== red ==
// reciprocal_float
module reciprocal_float(
    input clk, rst,
    input start,
    input [31:0] x,
    output [31:0] out,
    output done, zero_flag
);
Size in the first run: about 100 flip-flops, roughly 69 I/O pins, roughly 9400 sq um of cells after synthesis.
Settings: LEC_CHECK=0, ABC_AREA=1, CAP_MARGIN=30, CORE_ASPECT_RATIO=1.33, CORE_MARGIN=2, CORE_UTILIZATION=19, CTS_CLUSTER_SIZE=47, GPL_ROUTABILITY_DRIVEN=0, GPL_TIMING_DRIVEN=0, MAX_ROUTING_LAYER=met5, MIN_ROUTING_LAYER=met2, PLACE_DENSITY=0.65, SETUP_SLACK_MARGIN=3.11, SLEW_MARGIN=25, TNS_END_PERCENT=55; clock period 11.4 ns.
run.sh (not shown) runs the stock make flow with config.mk's settings and CLKGATE_MAP_FILE=.
The final report for red shows a completed flow and a layout that fails verification, specifically DRC.
[inputs] blue vs red
Settings: a change of CAP_MARGIN from 30 to 20; an added CTS_CLUSTER_DIAMETER of 22; a deleted MIN_ROUTING_LAYER that had been met2; a change of SLEW_MARGIN from 25 to 20; a deleted GPL_TIMING_DRIVEN that had been 0; a change of CORE_ASPECT_RATIO from 1.33 to 0.79; a change of CTS_CLUSTER_SIZE from 47 to 10; a deleted GPL_ROUTABILITY_DRIVEN that had been 0; a change of TNS_END_PERCENT from 55 to 35; a deleted ABC_AREA that had been 1.
--- outcome ---
- Delta (blue minus red): total power of the final layout moved down; switching component of the power moved down; highest achievable clock rate moved down; wire length of the first global-routing pass moved down.
- Compared with red, tap cell count in blue decreased slightly.
- blue: all stages complete, timing, DRC and antenna checks passed
- Delta (blue minus red): clock tree cell share of total cell area lower, number of remaining DRC errors has decreased, worst stage delay on the critical path increased by 30 ps relative to the old numbers, gate count of the mapped netlist decreased about 27%.
- Final antenna diode count came out exactly the same in blue and red.
## Diff of input files: green against blue
Settings: a deleted MAX_ROUTING_LAYER that had been met5; a change of CORE_UTILIZATION from 19 to 65; a deleted CORE_ASPECT_RATIO that had been 0.79; a deleted CTS_CLUSTER_SIZE that had been 10; a deleted SETUP_SLACK_MARGIN that had been 3.11; a deleted CTS_CLUSTER_DIAMETER that had been 22; a deleted PLACE_DENSITY that had been 0.65; a deleted TNS_END_PERCENT that had been 35; a change of the clock period (ns, I/O delays scaled along) from 11.4 to 5.16.
==> results <==
Of green and blue, just one finished clean: blue.
| green | all stages done | FAIL | setup timing |
Diff blue -> green: async set-reset flop share out of synthesis level, final cell count fell by 329, met1 routed wirelength after detailed routing went down by 20%, worst-case clock skew shows a reduction of 4.7 ps, routed length on met3 went down about 25%.
Relative to blue, the power drawn by the sequential cells measured on green has increased by more than 100%.
green vs blue — share of power burned in the clock network dropped 1.1 points.
--- input diff green..orange ---
Settings: changing CORE_UTILIZATION from 65 to 72; setting ABC_AREA to 1 for the first time; changing the clock period (ns, I/O delays scaled along) from 5.16 to 2.0.
### Flow results
orange: it failed during 3_5_place_dp, and the tool reported DPL-0038. Going from green to orange, the synthesized-area fraction occupied by adder cells was found to have gone down by 0.24 points. Placer congestion estimate: orange vs green up 16%. Relative to green, number of placement rows has decreased by 2 in orange. Die size, orange vs green: down by a few percent. orange vs green, dominant combinational cell family by area after synthesis: simple AND/OR/NAND/NOR gates vs AND-OR/OR-AND gates.

* * *

Starting RTL as in the previous note.
// reciprocal_float
module reciprocal_float(
    input clk, rst,
    input start,
    input [31:0] x,
    output [31:0] out,
    output done, zero_flag
);
    wire loadE, loadM, loadS;
    wire selE, start_cordic;
    wire done_cordic, zero_input;
    reciprocal_float_DP DP (
        .clk(clk),
        .rst(rst),
        .x(x),
        .loadE(loadE),
        .loadM(loadM),
        .loadS(loadS),
        .selE(selE),
        .start_cordic(start_cordic),
        .out(out),
        .done_cordic(done_cordic),
        .zero_flag(zero_input)
    );
    reciprocal_float_CU CU (
        .clk(clk),
        .rst(rst),
        .start(start),
        .done_cordic(done_cordic),
        .zero_input(zero_input),
        .loadE(loadE),
        .loadM(loadM),
        .loadS(loadS),
        .selE(selE),
        .start_cordic(start_cordic),
        .done(done),
        .zero_flag(zero_flag)
    );
endmodule
Settings: LEC_CHECK=0, ABC_AREA=1, CAP_MARGIN=20, CORE_ASPECT_RATIO=1.38, CORE_MARGIN=2, CORE_UTILIZATION=72, CTS_CLUSTER_DIAMETER=371, CTS_CLUSTER_SIZE=100, SETUP_SLACK_MARGIN=-0.42, SLEW_MARGIN=20; clock period 4.17 ns.
The first run finished but failed the layout checks on setup timing.
Change:
Settings changed: CORE_ASPECT_RATIO 1.38 to default, CTS_CLUSTER_DIAMETER 371 to default, CTS_CLUSTER_SIZE 100 to default, SETUP_SLACK_MARGIN -0.42 to default.
Clock period 4.17 ns to 6.54 ns, I/O delays scaled along.
After rerunning: Now the flow produced a clean layout. Clock-buffer cell count is lower by 1. Hold slack stays flat. Die size barely changes. Routed wire length is higher by about 0.5%. Final cell count is lower by 0.42%. Worst setup slack improved by 1.4 ns. Power is lower by about 36%.

* * *

Starting RTL as in the previous note.
Settings: LEC_CHECK=0, ABC_AREA=1, CAP_MARGIN=20, CORE_ASPECT_RATIO=1.45, CORE_MARGIN=2, CORE_UTILIZATION=72, CTS_CLUSTER_DIAMETER=363, CTS_CLUSTER_SIZE=10, HOLD_SLACK_MARGIN=0.27, PLACE_DENSITY=0.42, SETUP_SLACK_MARGIN=0.58, SLEW_MARGIN=35; clock period 1.96 ns.
The first run died in detailed placement.
==> next run, changes <==
==> flow/config.mk (replaced) <==
export PLATFORM = sky130hd
export DESIGN_NAME = reciprocal_float
export DESIGN_NICKNAME = reciprocal_float
export VERILOG_FILES = /design/flow/design.v
export SDC_FILE = /design/flow/constraint.sdc
export NUM_CORES = 4
export LEC_CHECK = 0
export ABC_AREA = 1
export CAP_MARGIN = 20
export CORE_ASPECT_RATIO = 1.31
export CORE_MARGIN = 2
export CORE_UTILIZATION = 72
export CTS_CLUSTER_SIZE = 98
export SLEW_MARGIN = 20
==> flow/constraint.sdc (replaced) <==
create_clock -name core_clock -period 4.64 [get_ports {clk}]
set_input_delay 0.9280 -clock core_clock [delete_from_list [all_inputs] [get_ports {clk}]]
set_output_delay 0.9280 -clock core_clock [all_outputs]
set_load 0.01 [all_outputs]
- The new run completed with no timing, DRC or antenna violations
- synthesized area is unchanged
- synthesized cell count does not change
- die area barely changes

* * *

== Q ==
Starting RTL as in the previous note.
==> flow/design.v (excerpt) <==
module reciprocal_float(
    input clk, rst,
    input start,
    input [31:0] x,
    output [31:0] out,
    output done, zero_flag
);
    wire loadE, loadM, loadS;
    wire selE, start_cordic;
    wire done_cordic, zero_input;
    reciprocal_float_DP DP (
        .clk(clk),
        .rst(rst),
        .x(x),
        .loadE(loadE),
        .loadM(loadM),
        .loadS(loadS),
        .selE(selE),
        .start_cordic(start_cordic),
        .out(out),
        .done_cordic(done_cordic),
        .zero_flag(zero_input)
    );
    reciprocal_float_CU CU (
        .clk(clk),
        .rst(rst),
        .start(start),
        .done_cordic(done_cordic),
        .zero_input(zero_input),
        .loadE(loadE),
        .loadM(loadM),
        .loadS(loadS),
        .selE(selE),
        .start_cordic(start_cordic),
        .done(done),
        .zero_flag(zero_flag)
    );
endmodule
export LEC_CHECK = 0
export ABC_AREA = 1
export CAP_MARGIN = 20
export CORE_ASPECT_RATIO = 1.45
export CORE_MARGIN = 2
export CORE_UTILIZATION = 72
export CTS_CLUSTER_SIZE = 16
export SETUP_SLACK_MARGIN = 0.58
export SLEW_MARGIN = 20
create_clock -name core_clock -period 2.0 [get_ports {clk}]
Q: it failed with a tool error in 3_5_place_dp, so there are no final results.
### Q -> P
Settings: SETUP_SLACK_MARGIN: 0.58 -> unset; CORE_ASPECT_RATIO: 1.45 -> unset; CTS_CLUSTER_SIZE: 16 -> unset; CORE_UTILIZATION: 72 -> 40; ABC_AREA: 1 -> unset; the clock period (ns, I/O delays scaled along): 2.0 -> 3.62.
### Flow results
P: flow complete, layout not clean; failing: negative setup slack. P — sequential area share after synthesis 0.74 points higher, Q as reference. Summary of P over Q: synthesized area went down, synthesized chip area reported by yosys moved down, net count after synthesis lost 391, starting density of the core now smaller, overall die width up about 60%. Compared P vs Q, and number of cells produced by synthesis is down in P.

* * *

reciprocal_float again, from the RTL that the note above started with.
Design reciprocal_float, start of the top module:
module reciprocal_float(
    input clk, rst,
    input start,
    input [31:0] x,
    output [31:0] out,
    output done, zero_flag
);
    wire loadE, loadM, loadS;
    wire selE, start_cordic;
    wire done_cordic, zero_input;
    reciprocal_float_DP DP (
        .clk(clk),
        .rst(rst),
        .x(x),
        .loadE(loadE),
        .loadM(loadM),
        .loadS(loadS),
        .selE(selE),
        .start_cordic(start_cordic),
        .out(out),
        .done_cordic(done_cordic),
        .zero_flag(zero_input)
    );
    reciprocal_float_CU CU (
        .clk(clk),
        .rst(rst),
        .start(start),
        .done_cordic(done_cordic),
        .zero_input(zero_input),
        .loadE(loadE),
        .loadM(loadM),
        .loadS(loadS),
        .selE(selE),
        .start_cordic(start_cordic),
        .done(done),
        .zero_flag(zero_flag)
    );
endmodule
==> flow/config.mk <==
export PLATFORM = sky130hd
export DESIGN_NAME = reciprocal_float
export DESIGN_NICKNAME = reciprocal_float
export VERILOG_FILES = /design/flow/design.v
export SDC_FILE = /design/flow/constraint.sdc
export NUM_CORES = 4
export LEC_CHECK = 0
export ABC_AREA = 1
export CAP_MARGIN = 0
export CORE_ASPECT_RATIO = 1.35
export CORE_MARGIN = 2
export CORE_UTILIZATION = 72
export CTS_CLUSTER_DIAMETER = 59
export MAX_ROUTING_LAYER = met5
export PLACE_DENSITY_LB_ADDON = 0.19
export SETUP_SLACK_MARGIN = 1.15
export SLEW_MARGIN = 20
export TNS_END_PERCENT = 35
==> flow/constraint.sdc <==
create_clock -name core_clock -period 4.02 [get_ports {clk}]
set_input_delay 0.8040 -clock core_clock [delete_from_list [all_inputs] [get_ports {clk}]]
set_output_delay 0.8040 -clock core_clock [all_outputs]
set_load 0.01 [all_outputs]
The starting point did not get past 5_1_grt.
Change:
- ABC_AREA: 1 -> unset
- CAP_MARGIN: 0 -> 20
- CORE_ASPECT_RATIO: 1.35 -> unset
- CORE_UTILIZATION: 72 -> 40
- CTS_CLUSTER_DIAMETER: 59 -> unset
- MAX_ROUTING_LAYER: met5 -> unset
- PLACE_DENSITY_LB_ADDON: 0.19 -> unset
- SETUP_SLACK_MARGIN: 1.15 -> unset
- TNS_END_PERCENT: 35 -> unset
- clock period: 4.02 -> 11.0 ns (I/O delays scaled with it)
With this change the flow ran to the end with no violations.
Die area climbs by 72%.
Area after synthesis falls by 2.7%.
Synthesized cell count goes down by 27%.
Change:
- ABC_AREA: unset -> 1
- CORE_ASPECT_RATIO: unset -> 0.5
- CORE_MARGIN: 2 -> 6
- CORE_UTILIZATION: 40 -> 20
- CTS_CLUSTER_DIAMETER: unset -> 173
- CTS_CLUSTER_SIZE: unset -> 100
- TNS_END_PERCENT: unset -> 35
Effect:
- The changed run produced a clean layout
- clock power fell by roughly a tenth
- wire length increases by about a fifth
- synthesized cell count rose by well over a third
- setup slack improved by 1100 ps
- hold slack barely changes
- clock skew goes up by 3.7 ps
- die area rises by well over a third
Change:
- ABC_AREA: 1 -> unset
- CORE_UTILIZATION: 20 -> 40
- CTS_CLUSTER_DIAMETER: 173 -> 22
- CTS_CLUSTER_SIZE: 100 -> 12
- TNS_END_PERCENT: 35 -> 100
=> The new run completed with no timing, DRC or antenna violations; synthesized area went down by 2.7%; core utilization rises by 23 points; design area came out lower by 5.7%; non-clock buffer count climbs by 7; global-route usage is higher by 8.4 points; power came out lower by 10%; critical path depth shrinks by 7.
Change:
- CTS_CLUSTER_DIAMETER: 22 -> 254
- CTS_CLUSTER_SIZE: 12 -> 100
- TNS_END_PERCENT: 100 -> 35
Clock skew stays the same.
Synthesized cell count does not change.
Final cell count does not change.
Wire length is unchanged.
Setup slack does not change.
Count of clock-buffer cells in the layout does not change.
Hold slack does not change.
Total power does not change.
Design area is unchanged.
Combinational power is about the same.
Clock power stays flat.
Power is estimated from default activity; no workload was simulated.
